// my_chip
module my_chip (
    input logic [11:0] io_in,  
    output logic [11:0] io_out,  
    input logic clock,
    input logic reset  
);
    logic [7:0] data_in;
    logic enter, sw;
    logic rst;
    logic [1:0] operation;
    logic [4:0] data_out;
    logic finish, error;
    logic [3:0] index;
    Synchronizer sync1(.async(io_in[0]), .clock(clock), .sync(data_in[0]));
    Synchronizer sync2(.async(io_in[1]), .clock(clock), .sync(data_in[1]));
    Synchronizer sync3(.async(io_in[2]), .clock(clock), .sync(data_in[2]));
    Synchronizer sync4(.async(io_in[3]), .clock(clock), .sync(data_in[3]));
    Synchronizer sync5(.async(io_in[4]), .clock(clock), .sync(data_in[4]));
    Synchronizer sync6(.async(io_in[5]), .clock(clock), .sync(data_in[5]));
    Synchronizer sync7(.async(io_in[6]), .clock(clock), .sync(data_in[6]));
    Synchronizer sync8(.async(io_in[7]), .clock(clock), .sync(data_in[7]));
    Synchronizer sync9(.async(io_in[8]), .clock(clock), .sync(enter));
    Synchronizer sync10(.async(io_in[9]), .clock(clock), .sync(sw));
    Synchronizer sync11(.async(io_in[10]), .clock(clock), .sync(operation[0]));
    Synchronizer sync12(.async(io_in[11]), .clock(clock), .sync(operation[1]));
  ...
Size in the first run: ~510 flip-flops, ~26 I/O pins, ~25000 um^2 of cells after synthesis.
Settings: LEC_CHECK=0, CAP_MARGIN=20, CORE_MARGIN=2, CORE_UTILIZATION=68, CTS_CLUSTER_SIZE=30, GPL_ROUTABILITY_DRIVEN=0, GPL_TIMING_DRIVEN=1, HOLD_SLACK_MARGIN=0.28, MAX_ROUTING_LAYER=met5, PLACE_DENSITY_LB_ADDON=0.19, SETUP_SLACK_MARGIN=0.76, SLEW_MARGIN=20, TNS_END_PERCENT=35; clock period 5.99 ns.
run.sh (not shown) runs the stock make flow with config.mk's settings and CLKGATE_MAP_FILE=.
The baseline produced a clean layout.
Edit:
Settings changed: CORE_UTILIZATION 68 to 39, HOLD_SLACK_MARGIN 0.28 to 0.26, SETUP_SLACK_MARGIN 0.76 to unset.
Clock period 5.99 ns to 9.65 ns, I/O delays scaled along.
=> Area after synthesis is unchanged; power decreases by 36%; die area increases by 73%; final cell count increases by 11%; design area increases by 2.3%; non-clock buffer count increases by 2; worst setup slack gains 2.3 ns.
Edit:
Settings changed: ABC_AREA set to 1, CORE_UTILIZATION 39 to 72, HOLD_SLACK_MARGIN 0.26 to 0.28, SETUP_SLACK_MARGIN set to 0.76.
Clock period 9.65 ns to 4.19 ns, I/O delays scaled along.
After rerunning:
- The changed run completed with no timing, DRC or antenna violations
- cell area increases by 6.8%
- count of clock-buffer cells in the layout fell by 14
- die area is lower by 42%
Edit:
Settings changed: ABC_AREA 1 to unset, CTS_CLUSTER_SIZE 30 to 21, HOLD_SLACK_MARGIN 0.28 to 0.29, PLACE_DENSITY_LB_ADDON 0.19 to unset, SETUP_SLACK_MARGIN 0.76 to unset.
Clock period 4.19 ns to 9.26 ns, I/O delays scaled along.
=> The changed run ran to the end with no violations. Power fell by well over a third. Critical path depth fell by 12. Clock power fell by well over a third. Global-route usage stays flat. Cell area fell by a little under a tenth.
Edit:
Settings changed: ABC_AREA set to 1, CTS_CLUSTER_DIAMETER set to 209, CTS_CLUSTER_SIZE 21 to 14, HOLD_SLACK_MARGIN 0.29 to 0.28, PLACE_DENSITY_LB_ADDON set to 0.19, SETUP_SLACK_MARGIN set to 0.76.
Clock period 9.26 ns to 3.81 ns, I/O delays scaled along.
What happened: The changed run finished but failed the layout checks on setup timing; clock power came out higher by 79%; sequential share of layout area came out lower by 2.7 points; sequential power came out higher by 150%; global-route usage stays flat; power came out higher by 120%; routed wire length came out higher by 14%; cell count came out higher by 19%; via count came out higher by 17%; hold slack gets better by 0.0040 ns.
Edit:
Settings changed: CAP_MARGIN 20 to 0, CORE_ASPECT_RATIO set to 1.41, CTS_CLUSTER_DIAMETER 209 to 374, CTS_CLUSTER_SIZE 14 to 10, GPL_ROUTABILITY_DRIVEN 0 to unset, GPL_TIMING_DRIVEN 1 to unset, HOLD_SLACK_MARGIN 0.28 to 0.3, MAX_ROUTING_LAYER met5 to unset, PLACE_DENSITY_LB_ADDON 0.19 to 0.12, SETUP_SLACK_MARGIN 0.76 to 1.13, TNS_END_PERCENT 35 to 5.
After rerunning:
- The changed run finished clean
- total power climbs by 7.1%
- area after synthesis does not change
- core utilization climbs by 1.7 points
- worst setup slack is better by 0.54 ns
- critical path depth climbs by 4
- cell count climbs by 0.84%
- global-route usage climbs by 2.0 points
- clock power climbs by 17%

========
## build 40
my_chip again, from the RTL that the note above started with.
==> flow/design.v (excerpt) <==
module my_chip (
    input logic [11:0] io_in,  
    output logic [11:0] io_out,  
    input logic clock,
    input logic reset  
);
Settings: LEC_CHECK=0, ABC_AREA=1, CAP_MARGIN=40, CORE_ASPECT_RATIO=1.41, CORE_MARGIN=2, CORE_UTILIZATION=72, CTS_CLUSTER_DIAMETER=84, CTS_CLUSTER_SIZE=10, PLACE_DENSITY=0.42, SETUP_SLACK_MARGIN=1.36, SLEW_MARGIN=20; clock period 4.57 ns.
Build 40: no failed stages, no open violations at the end
What build 5 does differently from build 40 at the input level:
- swapping 0.42 for 0.67 in PLACE_DENSITY
- clearing CORE_ASPECT_RATIO, which used to be 1.41
- clearing ABC_AREA, which used to be 1
- swapping 10 for 23 in CTS_CLUSTER_SIZE
- clearing SETUP_SLACK_MARGIN, which used to be 1.36
- swapping 84 for 51 in CTS_CLUSTER_DIAMETER
- swapping 4.57 for 9.03 in the clock period (ns, I/O delays scaled along)
Notes after the runs:
Build 5 gives more register fraction of the total cell area than build 40 did. Of the two candidates, build 40 has the worse clock power and build 5 the better one. Buffering overhead is higher on build 40. Compared with build 40, build 5 shows a floorplan die height that is 18% lower. Summary — cell area after layout, build 5 relative to build 40: lower, by 3700 sq um.
#### Input delta (build 17 over build 5)
- a change of CAP_MARGIN from 40 to 20
- a change of CTS_CLUSTER_SIZE from 23 to 58
- a change of CORE_UTILIZATION from 72 to 71
- a deleted CTS_CLUSTER_DIAMETER that had been 51
- a change of the clock period (ns, I/O delays scaled along) from 9.03 to 8.33
[summary]
Build 17 reports a higher post-route fraction of the period consumed by the critical path than build 5 does. Summary — global-route track usage on met3, build 17 relative to build 5: lower, by 1.6 points. Higher share of power burned in combinational logic among build 5 and build 17: build 5. Non-clock buffer count (higher): build 5. Summary of build 17 over build 5: height of the die went up 0.69%, clock transition time at the flip-flop clock pins of the worst setup and hold paths now sits lower. Comparing core utilization for build 5 and build 17, the smaller number came from build 17. Summary of build 17 over build 5: share of power burned in the clock network went up by 3.0 points, count of clock-buffer cells in the layout up 49%. The run with more routed wire is build 5, not build 17.
#### Input delta (build 91 over build 17)
- an added PLACE_DENSITY_LB_ADDON of 0.12
- a deleted CTS_CLUSTER_SIZE that had been 58
- an added SETUP_SLACK_MARGIN of 0.65
- an added ABC_AREA of 1
- a deleted PLACE_DENSITY that had been 0.67
- a change of the clock period (ns, I/O delays scaled along) from 8.33 to 5.86
==> comparison <==
Build 91: PASS, flow complete, no timing, DRC or antenna violations. When build 91 is set beside build 17, its via count turns out to be 2,439 larger. Reported for build 17 and build 91, sum of overflow across all layers after global routing turned out identical to the last digit. Between build 91 and build 17, the worst hold slack does not differ in any meaningful way. Delta (build 91 minus build 17): total of clock buffers placed in the layout +2, multi-input combinational cell area +0.91%. Run comparison: build 17 end point of the critical path io_out[3]; build 91 end point of the critical path io_out[2].
Relative to build 91, the following input files were edited for build 19:
- putting PLACE_DENSITY at 0.36 where nothing was set
- swapping 20 for 0 in CAP_MARGIN
- swapping 0.65 for 1.12 in SETUP_SLACK_MARGIN
- clearing PLACE_DENSITY_LB_ADDON, which used to be 0.12
- putting CTS_CLUSTER_SIZE at 96 where nothing was set
- swapping 71 for 72 in CORE_UTILIZATION
- swapping 5.86 for 3.81 in the clock period (ns, I/O delays scaled along)
Findings:
Build 19 finished all stages; layout check result: FAIL, due to negative setup slack. Higher later-pin clock latency in the skew report goes to build 19 over build 91. The sequential fraction of the synthesis area on build 91 is in line with that on build 19. Of build 91 and build 19, the higher clock share of power belongs to build 91. Peak per-stage delay on the critical path ended up 0.09 ns lower on build 19 than on build 91.
Power and IR drop assume default switching activity.
